==> inputs of run a <==
==> flow/design.v <==
`timescale 1ns / 1ps
module IIR2nd#(
    parameter DW = 20,FW = 15
)(
    input clk,rst_n,en,
    input signed [DW-1:0] din,
    output logic signed[DW-1:0] dout,
    input [31:0]index
);
    localparam logic signed[DW-1:0] GAIN =41;
    function automatic logic signed[DW-1:0] DEN(input [31:0] i);
        case (i)
        32'd0:  DEN = -65446;
        32'd1:  DEN = -65421;
        32'd2:  DEN = -65381;
        32'd3:  DEN = -65325;
        32'd4:  DEN = -65252;
        32'd5:  DEN = -65163;
        32'd6:  DEN = -65058;
        32'd7:  DEN = -64938;
        32'd8:  DEN = -64801;
        32'd9:  DEN = -64648;
        32'd10: DEN = -64479;
        32'd11: DEN = -64294;
        32'd12: DEN = -64094;
        32'd13: DEN = -63877;
        32'd14: DEN = -63645;
        32'd15: DEN = -63397;
        32'd16: DEN = -63134;
        32'd17: DEN = -62855;
        32'd18: DEN = -62560;
        32'd19: DEN = -62250;
        default: DEN = 0;
        endcase
    endfunction
    localparam logic signed [DW-1:0] NUM0 = 32768, NUM1 = 0, NUM2 = -32768;
    wire signed [DW-1:0] n0;
    wire signed [DW-1:0] n1;
    wire signed [DW-1:0] n2;
    wire signed [DW-1:0] d1;
    wire signed [DW-1:0] d2;
    wire signed [DW-1:0] g ;
    assign    n0      = (NUM0);
    assign    n1     = (NUM1);
    assign    n2     = (NUM2);
    assign    d1     = (DEN(index));
    assign    d2     = (32686);
    assign    g      = (GAIN);
    logic signed [DW-1:0]   z1,z0;
    wire signed [DW-1:0] pn0;
    wire signed [DW-1:0] pn1;
    wire signed [DW-1:0] pn2;
    wire signed [DW-1:0] o ;
    wire signed [DW-1:0] pd1;
    wire signed [DW-1:0] pd2;
    assign        pn0    = 
    (((DW-FW)+(DW-FW)+(FW)+(FW))'(din)*((DW-FW)+(DW-FW)+(FW)+(FW))'(n0))>>>((FW)+(FW)-(FW));
    assign        pn1    = 
    (((DW-FW)+(DW-FW)+(FW)+(FW))'(din)*((DW-FW)+(DW-FW)+(FW)+(FW))'(n1))>>>((FW)+(FW)-(FW));
    assign        pn2    = 
    (((DW-FW)+(DW-FW)+(FW)+(FW))'(din)*((DW-FW)+(DW-FW)+(FW)+(FW))'(n2))>>>((FW)+(FW)-(FW));
    assign        o     =z0 + pn0;
    assign        pd1    = 
    (((DW-FW)+(DW-FW)+(FW)+(FW))'(o)*((DW-FW)+(DW-FW)+(FW)+(FW))'(d1))>>>((FW)+(FW)-(FW));
    assign        pd2    = 
    (((DW-FW)+(DW-FW)+(FW)+(FW))'(o)*((DW-FW)+(DW-FW)+(FW)+(FW))'(d2))>>>((FW)+(FW)-(FW));
    always_ff @( posedge clk ) begin 
        if(!rst_n) begin
            z0<=0; z1<=0;dout<=0;
        end else begin
            z0<=pn1 + z1 - pd1;
            z1<=pn2 - pd2;
            dout<=
    (((DW-FW)+(DW-FW)+(FW)+(FW))'(o)*((DW-FW)+(DW-FW)+(FW)+(FW))'(g))>>>((FW)+(FW)-(FW));
        end
    end
endmodule
module IIR#(
    parameter DW = 16,EW = 4
)(
    input clk,rst_n,en,
    input signed [DW-1:0] din,
    output logic signed [DW-1:0] dout,
    input [31:0]index,
    output logic signed [DW+EW-1:0] dout_W
    );
    localparam W = DW + EW;
    logic signed [W-1:0] din_W;
    assign din_W = din;
    assign dout = dout_W;
    IIR2nd #(W,DW-1)IIR2nd_inst(
    clk,rst_n,en, din_W, dout_W,index
        );
endmodule
`timescale 1ns / 1ps
module IIR_v#(
    parameter DW = 16,FW = 15
)(
    input clk,rst_n,en,
    input signed [DW-1:0] din,
    output wire signed [DW-1:0] dout,
    input [31:0]index,
    output wire signed [DW+FW-1:0] dout_W
    );
    IIR#(
        DW,FW
    )IIR_inst(
        clk,rst_n,en,din,dout,index,dout_W
    );
endmodule
==> flow/run.sh <==
#!/bin/bash
# the make line also repeats each setting of config.mk as NAME=value (left out here)
make -C /OpenROAD-flow-scripts/flow DESIGN_CONFIG=/design/flow/config.mk WORK_HOME=/design/flow/orfs CLKGATE_MAP_FILE= finish
==> flow/config.mk <==
export PLATFORM = sky130hd
export DESIGN_NAME = IIR_v
export DESIGN_NICKNAME = IIR_v
export VERILOG_FILES = /design/flow/design.v
export SDC_FILE = /design/flow/constraint.sdc
export NUM_CORES = 4
export LEC_CHECK = 0
export ABC_AREA = 1
export CAP_MARGIN = 20
export CORE_MARGIN = 10
export CORE_UTILIZATION = 59
export CTS_CLUSTER_DIAMETER = 318
export CTS_CLUSTER_SIZE = 94
export PLACE_DENSITY = 0.43
export SETUP_SLACK_MARGIN = -0.59
export SLEW_MARGIN = 20
export TNS_END_PERCENT = 20
==> flow/constraint.sdc <==
create_clock -name core_clock -period 13.5 [get_ports {clk}]
set_input_delay 2.7000 -clock core_clock [delete_from_list [all_inputs] [get_ports {clk}]]
set_output_delay 2.7000 -clock core_clock [all_outputs]
set_load 0.01 [all_outputs]
==> inputs of run b, as changes to run a <==
ABC_AREA = default   (was 1)
CORE_MARGIN = 2   (was 10)
CORE_UTILIZATION = 72   (was 59)
CTS_CLUSTER_DIAMETER = 160   (was 318)
CTS_CLUSTER_SIZE = 99   (was 94)
PLACE_DENSITY = default   (was 0.43)
SETUP_SLACK_MARGIN = default   (was -0.59)
TNS_END_PERCENT = default   (was 20)
==> flow/constraint.sdc (replaced) <==
create_clock -name core_clock -period 10.1 [get_ports {clk}]
set_input_delay 2.0200 -clock core_clock [delete_from_list [all_inputs] [get_ports {clk}]]
set_output_delay 2.0200 -clock core_clock [all_outputs]
set_load 0.01 [all_outputs]
==> notes <==
Run b stopped in 5_1_grt on GRT-0116. Run a went through all stages and came out clean.
Die area: run b is smaller than run a (about 30%).
Against run a, the area after synthesis of run b is smaller by about 6%.
Synthesized cell count: run a is higher than run b (about 20%).

---

==> inputs of run P <==
Starts from the design.v that is shown in full above.
clock: 7.43 ns
lec_check: 0
cap_margin: 20
core_margin: 2
core_utilization: 66
cts_cluster_size: 29
place_density_lb_addon: 0.0
setup_slack_margin: 1.84
slew_margin: 20
tns_end_percent: 5
run.sh (not shown) runs the stock make flow with config.mk's settings and CLKGATE_MAP_FILE=.
==> run M (differences from run P) <==
CORE_UTILIZATION = 71   (was 66)
CTS_CLUSTER_DIAMETER = 235   (was unset)
CTS_CLUSTER_SIZE = 48   (was 29)
PLACE_DENSITY_LB_ADDON = unset   (was 0.0)
SETUP_SLACK_MARGIN = unset   (was 1.84)
TNS_END_PERCENT = unset   (was 5)
==> flow/constraint.sdc (replaced) <==
create_clock -name core_clock -period 12.5 [get_ports {clk}]
set_input_delay 2.5000 -clock core_clock [delete_from_list [all_inputs] [get_ports {clk}]]
set_output_delay 2.5000 -clock core_clock [all_outputs]
set_load 0.01 [all_outputs]
==> run Z (differences from run P) <==
CORE_UTILIZATION = 65   (was 66)
CTS_CLUSTER_SIZE = 58   (was 29)
MAX_ROUTING_LAYER = met4   (was unset)
PLACE_DENSITY_LB_ADDON = unset   (was 0.0)
SETUP_SLACK_MARGIN = unset   (was 1.84)
TNS_END_PERCENT = unset   (was 5)
==> flow/constraint.sdc (replaced) <==
create_clock -name core_clock -period 12.7 [get_ports {clk}]
set_input_delay 2.5400 -clock core_clock [delete_from_list [all_inputs] [get_ports {clk}]]
set_output_delay 2.5400 -clock core_clock [all_outputs]
set_load 0.01 [all_outputs]
==> comparison table <==
|  | run M | run P | run Z |
|---|---|---|---|
| Status | complete, but fails checks | complete, but fails checks | complete, but fails checks |
| Reasons for failing layout checks | negative setup slack | negative setup slack | negative setup slack |
| GRT Resource Usage Total | 47.0% | 40.7% | 39.2% |
| Fin crit share | 111% | 163% | 102% |
| Final worst hold slack | 0.607 ns | 0.551 ns | 0.557 ns |
| Crit Reg-Reg Endpoint | IIR_inst.IIR2nd_inst.z0[30]$_SDFF_PN0_ | IIR_inst.IIR2nd_inst.z0[20]$_SDFF_PN0_ | IIR_inst.IIR2nd_inst.z0[30]$_SDFF_PN0_ |
| Non-clock buffer share of cell area | 16.3% | 17.4% | 16.1% |
| Cell count along the critical path | 50 | 54 | 46 |
| Crit path DAT | 14.22 ns | 12.41 ns | 13.25 ns |
| DRC violation total after the first TritonRoute iteration | 5103 | 2781 | 2143 |
| Area growth from synthesis to final layout | 28.5% | 30.8% | 26.9% |
| Total half-perimeter wirelength after legalization and detailed placement | 104000 um | 103000 um | 99300 um |
| Post-DP Area | 0.0480 sq mm | 0.0489 sq mm | 0.0479 sq mm |
| Nonclk buf count | 1019 | 1121 | 997 |
| Setup skew after layout | 0.0243 ns | 0.0171 ns | 0.0130 ns |
| Maximum fanout along the worst path | 4 | 6 | 5 |
| Drt total wl | 157000 um | 128000 um | 117000 um |
| Wire length of the first global-routing pass | 203000 um | 194000 um | 183000 um |
| Register-to-register path setup slack | 0.52 ns | -3.82 ns | 1.64 ns |
| Final setup violating endpoints | 33 | 62 | 6 |
| Layout Utilization | 92.2% | 87.4% | 83.2% |
| Area of the chip | 0.0576 sq mm | 0.0618 sq mm | 0.0628 sq mm |
| Number of placement rows | 86 | 89 | 90 |
| Diode count | 7 | 0 | 0 |
